// armreduced
module armreduced(
	input clk,
	input reset,
	output[31:0] pc,
	input[31:0] inst,
	input nIRQ,
	output[3:0] be,
	output[31:0] memaddr,
	output memwrite,
	output memread,
	output[31:0] writedata,
	input[31:0] readdata
	);
make LEC_CHECK=0 ABC_AREA=1 CAP_MARGIN=5 CORE_MARGIN=2 CORE_UTILIZATION=72 CTS_CLUSTER_DIAMETER=371 CTS_CLUSTER_SIZE=41 PLACE_DENSITY=0.65 SETUP_SLACK_MARGIN=2.68 SLEW_MARGIN=30 finish   # period 10.7 ns
run.sh (not shown) runs the stock make flow with config.mk's settings and CLKGATE_MAP_FILE=.
The baseline did not get past global routing (5_1_grt), error GRT-0116.
Then changed:
- ABC_AREA: 1 -> unset
- CAP_MARGIN: 5 -> 20
- CORE_UTILIZATION: 72 -> 40
- CTS_CLUSTER_DIAMETER: 371 -> unset
- CTS_CLUSTER_SIZE: 41 -> unset
- PLACE_DENSITY: 0.65 -> unset
- SETUP_SLACK_MARGIN: 2.68 -> unset
- SLEW_MARGIN: 30 -> 20
- clock period: 10.7 -> 16.9 ns (I/O delays scaled with it)
Outcome: The new run produced a clean layout. Synthesized cell count drops by 24%. Area after synthesis drops by 4.5%. Die area climbs by 71%.
Then changed:
- CORE_UTILIZATION: 40 -> 57
- SETUP_SLACK_MARGIN: unset -> 2.33
- TNS_END_PERCENT: unset -> 5
- clock period: 16.9 -> 9.4 ns (I/O delays scaled with it)
Effect: Non-clock buffer count goes up by 268. Synthesized cell count is unchanged. Power rises by 87%. Area after synthesis is unchanged. Die area is lower by 30%.
Then changed:
- CORE_UTILIZATION: 57 -> 59
- SETUP_SLACK_MARGIN: 2.33 -> unset
- TNS_END_PERCENT: 5 -> unset
- clock period: 9.4 -> 9.41 ns (I/O delays scaled with it)
The changed run went through all stages and came out clean.
Total power falls by 3.6%.
Via count came out lower by 6.2%.
Synthesized cell count does not change.
Wire length went down by 15%.
Area after synthesis stays the same.
Sequential share of layout area is higher by 2.0 points.
Core utilization shrinks by 1.9 points.
Clock skew went down by 0.011 ns.
Then changed:
- CORE_UTILIZATION: 59 -> 40
- clock period: 9.41 -> 20.0 ns (I/O delays scaled with it)
After rerunning:
- first-iteration DRC count fell by 11%
- setup slack gains 2.5 ns
- clock skew falls by 0.0042 ns

* * *

Setup of lane 1:
armreduced again, from the RTL that the note above started with.
Settings: LEC_CHECK=0, ABC_AREA=1, CAP_MARGIN=25, CELL_PAD_IN_SITES_DETAIL_PLACEMENT=2, CELL_PAD_IN_SITES_GLOBAL_PLACEMENT=3, CORE_ASPECT_RATIO=1.62, CORE_MARGIN=2, CORE_UTILIZATION=31, CTS_CLUSTER_DIAMETER=61, CTS_CLUSTER_SIZE=88, HOLD_SLACK_MARGIN=0.26, MAX_ROUTING_LAYER=met5, PLACE_DENSITY_LB_ADDON=0.04, SLEW_MARGIN=20, TNS_END_PERCENT=70; clock period 24.6 ns.
What lane 2 does differently from lane 1 at the input level:
Settings: TNS_END_PERCENT no longer set, was 70; CORE_ASPECT_RATIO no longer set, was 1.62; CAP_MARGIN now 20, was 25; CELL_PAD_IN_SITES_GLOBAL_PLACEMENT no longer set, was 3; CTS_CLUSTER_DIAMETER no longer set, was 61; CORE_UTILIZATION now 57, was 31; HOLD_SLACK_MARGIN no longer set, was 0.26; ABC_AREA no longer set, was 1; CTS_CLUSTER_SIZE no longer set, was 88; CELL_PAD_IN_SITES_DETAIL_PLACEMENT no longer set, was 2; PLACE_DENSITY_LB_ADDON no longer set, was 0.04; MAX_ROUTING_LAYER no longer set, was met5; the clock period (ns, I/O delays scaled along) now 9.41, was 24.6.
## What came out
Lane 2 ends up with higher xor/xnor share of the synthesized area than lane 1 does.
~same maximum number of buffers from clock root to sink in lane 2 and lane 1
Design area shrinks by a few percent when moving from lane 1 to lane 2.
Delta(switching share of total power, lane 2 - lane 1) < 0
Against lane 1, lane 2 reports a wire length of the first global-routing pass that is lower.
Modified inputs, lane 3 compared to lane 2
Settings: a change of CORE_UTILIZATION from 57 to 64; an added SETUP_SLACK_MARGIN of 4.88; a change of the clock period (ns, I/O delays scaled along) from 9.41 to 16.8.
### Flow results
Seen in the log of lane 3: GRT-0116 during global routing, after which the run never completed.
Diff lane 2 -> lane 3: number of hold buffers added after CTS shows no meaningful change; placement row count -6; TritonCTS buffer count saw a decrease; weighted congestion reported at the end of routability-driven placement has increased; post-synthesis cell area has remained practically unchanged.
NOTE die area lane 2->lane 3 decreased by more than 10%
#### Input delta (lane 4 over lane 3)
Settings: swapping 64 for 58 in CORE_UTILIZATION; putting TNS_END_PERCENT at 5 where nothing was set; swapping 4.88 for 2.33 in SETUP_SLACK_MARGIN; swapping 16.8 for 9.41 in the clock period (ns, I/O delays scaled along).
==> comparison <==
- Every stage of the flow completed for lane 4, and the final layout passed the timing, DRC and antenna checks.
- Against lane 3, lane 4 comes in 10% higher on die area.
- Diff lane 3 -> lane 4 | width of the chip | up by a few percent
- The CTS buffer count in lane 4 is 1.06 times that in lane 3.
For lane 5, these inputs were changed with respect to lane 4:
Settings: CORE_UTILIZATION: 58 -> 65; TNS_END_PERCENT: 5 -> unset; HOLD_SLACK_MARGIN: unset -> 0.29; MAX_ROUTING_LAYER: unset -> met4; SETUP_SLACK_MARGIN: 2.33 -> 1.72.
--- outcome ---
The flow ran to completion for all of lane 4 and lane 5 but lane 5, which stopped partway. Pre-CTS setup slack for lane 5 is higher than for lane 4. Lane 5 reports a lower count of instances resized after the clock tree is built than lane 4 does. Post-CTS repair timing setup buffer count for lane 5 is lower than for lane 4. Die area: lane 4 and lane 5 compared, higher one is lane 4.

* * *

Setup of red:
armreduced again, from the RTL that the note above started with.
## armreduced
module armreduced(
	input clk,
	input reset,
	output[31:0] pc,
	input[31:0] inst,
	input nIRQ,
	output[3:0] be,
	output[31:0] memaddr,
	output memwrite,
	output memread,
	output[31:0] writedata,
	input[31:0] readdata
	);
clock: 10.5 ns
lec_check: 0
cap_margin: 20
core_margin: 2
core_utilization: 72
cts_cluster_diameter: 308
cts_cluster_size: 100
slew_margin: 20
tns_end_percent: 5
5_1_grt: red exited with error
Input-level comparison between blue and red:
- an added SETUP_SLACK_MARGIN of 2.34
- a change of CORE_UTILIZATION from 72 to 59
- a deleted CTS_CLUSTER_SIZE that had been 100
- a deleted TNS_END_PERCENT that had been 5
- a deleted CTS_CLUSTER_DIAMETER that had been 308
- a change of the clock period (ns, I/O delays scaled along) from 10.5 to 9.41
==> comparison <==
blue: GRT-0116 in 5_1_grt -> run aborted
blue vs. red: horizontal die size went up by 28 µm.
| number of rows created at floorplan | blue vs red | 10 higher |
Reported for blue and red, average size of a mapped cell turned out identical to the last digit.
red → blue: post-synthesis instance area shows no meaningful change; number of synthesized flops with an enable pin shows no meaningful change; chip area shows an increase of 16000 µm².
Between blue and red, it is blue whose cell total after placement is higher, by 2.8%.
Re number of levels in the clock H-tree: blue and red aren't equal, and the higher value belongs to blue.
On blue: post-placement cell area is about 1% higher than what red gave.
Number of buffers added by the clock tree synthesis step: blue higher than red
Setup changes, blue to green
- changing CORE_UTILIZATION from 59 to 41
- removing SETUP_SLACK_MARGIN (formerly 2.34)
- changing the clock period (ns, I/O delays scaled along) from 9.41 to 16.9
[summary]
No final results exist for blue, since it was stopped by error GRT-0116 during 5_1_grt. green: PASS, flow complete, no timing, DRC or antenna violations. When green is measured against blue, its area enclosed by the die boundary turns out 43% higher. [compare] base=blue new=green: number of instances resized during post-cts repair lower, vertical die dimension saw an increase, share of the core filled by cells before placement now smaller, number of CTS-inserted buffers shows an increase of about 3.7%. As far as aoi/oai-family share of the synthesized area goes, green and blue are indistinguishable; the numbers are identical. Clock net sink count: green vs blue identical. On number of placed instances with taps included: between green and blue, it ends up higher for green.
Edits applied to the flow inputs when going from green to orange:
- CORE_UTILIZATION: 41 -> 72
- SETUP_SLACK_MARGIN: unset -> 0.22
- PLACE_DENSITY_LB_ADDON: unset -> 0.0
- the clock period (ns, I/O delays scaled along): 16.9 -> 16.8
Notes after the runs:
orange did not finish; the tool stopped in 5_1_grt with error GRT-0232. Maximum clock path buffer count came out exactly the same in orange and green. orange vs. green: total core area moved down; number of enable-type register cells in the synthesized netlist level. orange vs. green: die area fell about 43%, post-synth area from yosys stat held, adder-cell share of the synthesized area neither gained nor lost much, fraction of synthesis flops using an asynchronous set or reset pin flat. Compared with green, orange shows a higher pre-placement core utilization. Summary of the comparison: worst setup slack before clock tree synthesis is higher in orange, relative to green.
### orange -> purple
- clearing SETUP_SLACK_MARGIN, which used to be 0.22
- swapping 72 for 50 in CORE_UTILIZATION
- clearing PLACE_DENSITY_LB_ADDON, which used to be 0.0
- swapping 16.8 for 9.4 in the clock period (ns, I/O delays scaled along)
[summary]
Re depth of the CTS H-tree: no difference whatsoever between orange and purple.
Compared with orange, purple shows placed instance count higher by about 8%.
Comparing orange against purple, there is no change at all in synthesized cell count.
[purple] vertical die dimension rose about 20% relative to orange
Worst setup slack before clock tree synthesis delta for purple relative to orange: 1.70 ns lower
The floorplan die area number comes out lower for orange vs purple.
Looking at orange and purple, the post-CTS setup repair buffer count is a wash.
The lower floorplan utilization came out of purple.
Of orange and purple, only orange fails to reach the end of the flow.
orange did not finish; the tool stopped in 5_1_grt with error GRT-0232.
Power is estimated from default activity; no workload was simulated.
